Design x_corr, start of the top module:
module x_corr #(parameter xi_bits = 12,
                parameter xq_bits = 12,
                parameter yi_bits = 12,
                parameter yq_bits = 12,
                parameter i_bits = 31,
                parameter q_bits = 31,
                parameter length = 102,
                parameter length_counter_bits = 7,
                parameter out_max_bits = 62
                )
   (input clk,
    input                              rst,
    output                             s_axis_tready,
    input [xi_bits - 1:0]              xi,
    input [xq_bits - 1:0]              xq,
    input [yi_bits - 1:0]              yi,
    input [yq_bits - 1:0]              yq,
    input                              m_axis_tvalid,
    input                              m_axis_tready,
    output [out_max_bits - 1:0]        out_max,
    output [length_counter_bits - 1:0] index,
    output                             s_axis_tvalid
    );
make LEC_CHECK=0 CAP_MARGIN=30 CORE_MARGIN=2 CORE_UTILIZATION=71 CTS_CLUSTER_DIAMETER=57 CTS_CLUSTER_SIZE=44 SETUP_SLACK_MARGIN=-0.45 SLEW_MARGIN=20 finish   # period 6.43 ns
run.sh (not shown) runs the stock make flow with config.mk's settings and CLKGATE_MAP_FILE=.
The first run never finished: it broke off in global routing (5_1_grt).
Rerun with:
--- a/flow/config.mk
+++ b/flow/config.mk
@@ -8 +8,2 @@
-export CAP_MARGIN = 30
+export ABC_AREA = 1
+export CAP_MARGIN = 20
@@ -10,4 +11,3 @@
-export CORE_UTILIZATION = 71
-export CTS_CLUSTER_DIAMETER = 57
-export CTS_CLUSTER_SIZE = 44
-export SETUP_SLACK_MARGIN = -0.45
+export CORE_UTILIZATION = 72
+export CTS_CLUSTER_DIAMETER = 398
+export CTS_CLUSTER_SIZE = 99
==> flow/constraint.sdc (replaced) <==
create_clock -name core_clock -period 2.02 [get_ports {clk}]
set_input_delay 0.4040 -clock core_clock [delete_from_list [all_inputs] [get_ports {clk}]]
set_output_delay 0.4040 -clock core_clock [all_outputs]
set_load 0.01 [all_outputs]
Result: The new run ended with an error in global routing (5_1_grt) (GRT-0232); die size rises by 7.5%; synthesized area rises by 9.1%; synthesized cell count rises by 32%.
Rerun with:
--- a/flow/config.mk
+++ b/flow/config.mk
@@ -8 +7,0 @@
-export ABC_AREA = 1
@@ -11,3 +10 @@
-export CORE_UTILIZATION = 72
-export CTS_CLUSTER_DIAMETER = 398
-export CTS_CLUSTER_SIZE = 99
+export CORE_UTILIZATION = 58
==> flow/constraint.sdc (replaced) <==
create_clock -name core_clock -period 6.9 [get_ports {clk}]
set_input_delay 1.3800 -clock core_clock [delete_from_list [all_inputs] [get_ports {clk}]]
set_output_delay 1.3800 -clock core_clock [all_outputs]
set_load 0.01 [all_outputs]
What happened: With this change the flow ran to the end with violations: negative setup slack. Synthesized area fell by 8.3%. Die area rose by 14%. Synthesized cell count fell by 24%.

========
x_corr again, from the RTL that the note above started with.
Settings: LEC_CHECK=0, ABC_AREA=1, CAP_MARGIN=20, CELL_PAD_IN_SITES_DETAIL_PLACEMENT=1, CELL_PAD_IN_SITES_GLOBAL_PLACEMENT=3, CORE_MARGIN=3, CORE_UTILIZATION=46, CTS_CLUSTER_DIAMETER=109, CTS_CLUSTER_SIZE=61, GPL_ROUTABILITY_DRIVEN=1, GPL_TIMING_DRIVEN=0, HOLD_SLACK_MARGIN=0.02, MIN_ROUTING_LAYER=met2, PLACE_DENSITY_LB_ADDON=0.13, SLEW_MARGIN=15, TNS_END_PERCENT=45; clock period 15.8 ns.
The first run failed in global placement without I/O.
Next try:
==> flow/config.mk (replaced) <==
export PLATFORM = sky130hd
export DESIGN_NAME = x_corr
export DESIGN_NICKNAME = x_corr
export VERILOG_FILES = /design/flow/design.v
export SDC_FILE = /design/flow/constraint.sdc
export NUM_CORES = 4
export LEC_CHECK = 0
export CAP_MARGIN = 20
export CORE_MARGIN = 2
export CORE_UTILIZATION = 43
export SLEW_MARGIN = 20
==> flow/constraint.sdc (replaced) <==
create_clock -name core_clock -period 6.57 [get_ports {clk}]
set_input_delay 1.3140 -clock core_clock [delete_from_list [all_inputs] [get_ports {clk}]]
set_output_delay 1.3140 -clock core_clock [all_outputs]
set_load 0.01 [all_outputs]
Effect: Now the flow ran to the end with violations: negative setup slack; synthesized cell count goes down by 24%; area after synthesis goes down by 8.3%; die size goes down by 2.7%.
Next try:
--- a/flow/config.mk
+++ b/flow/config.mk
@@ -10 +10,3 @@
-export CORE_UTILIZATION = 43
+export CORE_UTILIZATION = 72
+export CTS_CLUSTER_DIAMETER = 57
+export SETUP_SLACK_MARGIN = 1.18
==> flow/constraint.sdc (replaced) <==
create_clock -name core_clock -period 6.76 [get_ports {clk}]
set_input_delay 1.3520 -clock core_clock [delete_from_list [all_inputs] [get_ports {clk}]]
set_output_delay 1.3520 -clock core_clock [all_outputs]
set_load 0.01 [all_outputs]
The changed run produced a layout that fails on negative setup slack. Worst hold slack degrades by 21 ps. Design area grows slightly. First-iteration DRC count increases by well over a third. Die area went down by well over a third. Power rose by a few percent. Worst setup slack is worse by 360 ps. Clock power rises by a little under a tenth. Clock skew barely changes. Wire length rises by a quarter to a third. Count of clock-buffer cells in the layout drops by 16. Final cell count shrinks by a little under a tenth.
Next try:
--- a/flow/config.mk
+++ b/flow/config.mk
@@ -10,3 +10 @@
-export CORE_UTILIZATION = 72
-export CTS_CLUSTER_DIAMETER = 57
-export SETUP_SLACK_MARGIN = 1.18
+export CORE_UTILIZATION = 40
==> flow/constraint.sdc (replaced) <==
create_clock -name core_clock -period 10.0 [get_ports {clk}]
set_input_delay 2.0000 -clock core_clock [delete_from_list [all_inputs] [get_ports {clk}]]
set_output_delay 2.0000 -clock core_clock [all_outputs]
set_load 0.01 [all_outputs]
Outcome:
- The changed run produced a clean layout
- clock-buffer cell count rose by 25
- via count fell by 19%
- die area rose by 79%
- power fell by 46%
- routed wire length fell by 24%
Next try:
--- a/flow/config.mk
+++ b/flow/config.mk
@@ -10 +10 @@
-export CORE_UTILIZATION = 40
+export CORE_UTILIZATION = 19
==> flow/constraint.sdc (replaced) <==
create_clock -name core_clock -period 9.08 [get_ports {clk}]
set_input_delay 1.8160 -clock core_clock [delete_from_list [all_inputs] [get_ports {clk}]]
set_output_delay 1.8160 -clock core_clock [all_outputs]
set_load 0.01 [all_outputs]
Fmax grows by 4.1%.
Clock power grows by about 6%.
Design area grows by 4.8%.
Worst hold slack barely changes.
Count of clock-buffer cells in the layout shrinks by 33.
Next try:
--- a/flow/config.mk
+++ b/flow/config.mk
@@ -10 +10 @@
-export CORE_UTILIZATION = 19
+export CORE_UTILIZATION = 40
After rerunning:
- non-clock buffer count falls by 5
- sequential power stays flat
- wire length goes down by a few percent
- design area falls by a few percent
- setup slack hardly moves
- utilization came out higher by 22 points
No activity file was given, so power comes from the tool's default toggle rates.
